==> flow/design.v (excerpt) <==
module scr_search(clk,rst,start,R_fixed,angle1,adder,error,X,Y,done
    );
Size in the first run: about 1800 cells after synthesis, roughly 42 flip-flops, about 49 I/O pins, roughly 12000 um^2 of cells after synthesis.
make LEC_CHECK=0 CAP_MARGIN=35 CORE_ASPECT_RATIO=0.62 CORE_MARGIN=2 CORE_UTILIZATION=25 CTS_CLUSTER_DIAMETER=113 GPL_TIMING_DRIVEN=0 MIN_ROUTING_LAYER=met2 PLACE_DENSITY=0.45 SLEW_MARGIN=5 TNS_END_PERCENT=15 finish   # period 11.1 ns
run.sh (not shown) runs the stock make flow with config.mk's settings and CLKGATE_MAP_FILE=.
The starting point aborted during global routing (5_1_grt), error GRT-0116.
==> next run, changes <==
CAP_MARGIN = 20   (was 35)
CORE_ASPECT_RATIO = default   (was 0.62)
CORE_UTILIZATION = 27   (was 25)
CTS_CLUSTER_DIAMETER = default   (was 113)
GPL_TIMING_DRIVEN = default   (was 0)
MIN_ROUTING_LAYER = default   (was met2)
SLEW_MARGIN = 20   (was 5)
TNS_END_PERCENT = default   (was 15)
clock period = 11.3 ns   (was 11.1 ns; I/O delays follow)
The new run finished with timing, DRC and antenna clean.
Area after synthesis is unchanged.
Die size decreases by 7.4%.
Synthesized cell count is unchanged.
==> next run, changes <==
ABC_AREA = 1   (was default)
CORE_UTILIZATION = 64   (was 27)
clock period = 2.63 ns   (was 11.3 ns; I/O delays follow)
=> With this change the flow aborted during detailed placement (3_5_place_dp) (DPL-0038). Synthesized area goes down by 3.8%. Synthesized cell count increases by 21%. Die size falls by about 60%.
==> next run, changes <==
ABC_AREA = default   (was 1)
CORE_UTILIZATION = 58   (was 64)
PLACE_DENSITY = default   (was 0.45)
clock period = 8.15 ns   (was 2.63 ns; I/O delays follow)
The new run died in global routing (5_1_grt) (GRT-0116).
Synthesized cell count is lower by about a fifth.
Area after synthesis grows by a few percent.
Die area grows by about a fifth.

* * *

scr_search again, from the RTL that the note above started with.
Settings: LEC_CHECK=0, CAP_MARGIN=20, CELL_PAD_IN_SITES_DETAIL_PLACEMENT=0, CELL_PAD_IN_SITES_GLOBAL_PLACEMENT=0, CORE_ASPECT_RATIO=0.72, CORE_MARGIN=2, CORE_UTILIZATION=72, CTS_CLUSTER_DIAMETER=43, CTS_CLUSTER_SIZE=37, GPL_ROUTABILITY_DRIVEN=1, GPL_TIMING_DRIVEN=0, HOLD_SLACK_MARGIN=0.28, MAX_ROUTING_LAYER=met4, PLACE_DENSITY_LB_ADDON=0.29, SETUP_SLACK_MARGIN=-0.69, SLEW_MARGIN=0; clock period 6.73 ns.
The starting point stopped in global routing.
Then changed:
HOLD_SLACK_MARGIN = -0.09   (was 0.28)
PLACE_DENSITY_LB_ADDON = 0.04   (was 0.29)
SETUP_SLACK_MARGIN = 1.11   (was -0.69)
clock period = 9.86 ns   (was 6.73 ns; I/O delays follow)
The new run stopped in global routing with GRT-0116; area after synthesis does not change; die area stays the same; synthesized cell count stays the same.
Then changed:
CORE_ASPECT_RATIO = 1.68   (was 0.72)
CORE_UTILIZATION = 36   (was 72)
CTS_CLUSTER_DIAMETER = not set   (was 43)
CTS_CLUSTER_SIZE = not set   (was 37)
GPL_ROUTABILITY_DRIVEN = 0   (was 1)
GPL_TIMING_DRIVEN = not set   (was 0)
HOLD_SLACK_MARGIN = not set   (was -0.09)
MAX_ROUTING_LAYER = met5   (was met4)
PLACE_DENSITY_LB_ADDON = not set   (was 0.04)
SETUP_SLACK_MARGIN = 0.17   (was 1.11)
TNS_END_PERCENT = 5   (was not set)
clock period = 6.58 ns   (was 9.86 ns; I/O delays follow)
Result: The new run died in global routing on GRT-0116. Die area is higher by 97%. Synthesized cell count does not change. Area after synthesis stays the same.
Then changed:
CORE_ASPECT_RATIO = 0.72   (was 1.68)
CORE_UTILIZATION = 70   (was 36)
CTS_CLUSTER_DIAMETER = 43   (was not set)
CTS_CLUSTER_SIZE = 37   (was not set)
GPL_ROUTABILITY_DRIVEN = 1   (was 0)
GPL_TIMING_DRIVEN = 0   (was not set)
PLACE_DENSITY_LB_ADDON = 0.04   (was not set)
TNS_END_PERCENT = not set   (was 5)
clock period = 9.86 ns   (was 6.58 ns; I/O delays follow)
The new run stopped in global routing with GRT-0116.
Die size falls by 48%.
Area after synthesis stays the same.
Synthesized cell count is unchanged.

* * *

v30:
scr_search again, from the RTL that the note above started with.
==> flow/config.mk <==
export PLATFORM = sky130hd
export DESIGN_NAME = scr_search
export DESIGN_NICKNAME = scr_search
export VERILOG_FILES = /design/flow/design.v
export SDC_FILE = /design/flow/constraint.sdc
export NUM_CORES = 4
export LEC_CHECK = 0
export CAP_MARGIN = 20
export CORE_MARGIN = 2
export CORE_UTILIZATION = 62
export CTS_CLUSTER_DIAMETER = 398
export CTS_CLUSTER_SIZE = 98
export PLACE_DENSITY = 0.35
export SLEW_MARGIN = 20
==> flow/constraint.sdc <==
create_clock -name core_clock -period 5.77 [get_ports {clk}]
set_input_delay 1.1540 -clock core_clock [delete_from_list [all_inputs] [get_ports {clk}]]
set_output_delay 1.1540 -clock core_clock [all_outputs]
set_load 0.01 [all_outputs]
Tool error DPL-0038 stopped v30 during clock tree synthesis; no final results.
Edits applied to the flow inputs when going from v30 to v44:
Settings: PLACE_DENSITY changed from 0.35 to 0.6; CTS_CLUSTER_SIZE removed (was 98); CTS_CLUSTER_DIAMETER removed (was 398); CORE_UTILIZATION changed from 62 to 58; the clock period (ns, I/O delays scaled along) changed from 5.77 to 8.05.
==> results <==
v30 → v44: height of the chip +about 3.3%; worst setup timing slack at the placement stage +2710 ps; die footprint +6.7%; area of the core +about 7.5%; number of placed cells counting well taps -about 9%.
Of v44 and v30, the lower final HPWL from detailed placement belongs to v44.
v44 failed in global routing with GRT-0116.
Relative to v30, the standard-cell row count of v44 is higher by 2.
Input-level comparison between v56 and v44:
Settings: CORE_UTILIZATION: 58 -> 72; PLACE_DENSITY: 0.6 -> 0.45; ABC_AREA: unset -> 1; the clock period (ns, I/O delays scaled along): 8.05 -> 4.29.
### Flow results
- v56 got as far as detailed placement, where a tool error ended the run.
- For the initial core utilization, v56 came in 14 points higher than v44 did.
- Changes observed in v56 relative to v44: global placer's final weighted congestion rose by 4.5%; vertical extent of the die fell by 12%.
- The final reports for v56 and v44 show synthesized cell count higher in the former.
- Area fraction in xor and xnor cells for v56: 0.92 points down relative to v44
- Lower compound-cell area share of the yosys netlist was reported by v56, not v44.
- Number of top-level design ports: v56 vs v44 identical
- Compared with v44, in v56 overall die area down about 22%; yosys cell count went up; post-synthesis adder-cell area fraction up 0.31 points.
[inputs] v22 vs v56
Settings: CORE_UTILIZATION: 72 -> 44; the clock period (ns, I/O delays scaled along): 4.29 -> 8.24.
Results
v22 finished end to end and its layout was clean on timing, DRC and antenna.
Going from v56 to v22, placeable core area rose by 64%; floorplan row count rose by 28%; synthesized area stayed essentially flat; routability congestion estimate fell by 0.35.
Vertical die dimension (v22 over v56): increase, 27%
When the final numbers for v56 and v22 were put side by side, the area enclosed by the die boundary turned out to be smaller in v56.
When v22 is set beside v56, its width of the die turns out to be 27% larger.
Compared with v56, in v22 xor and xnor fraction of the mapped netlist area stayed essentially flat, starting density of the core fell by 29 points.
Comparing v22 against v56, there is no change at all in area of the synthesized netlist per yosys stat.
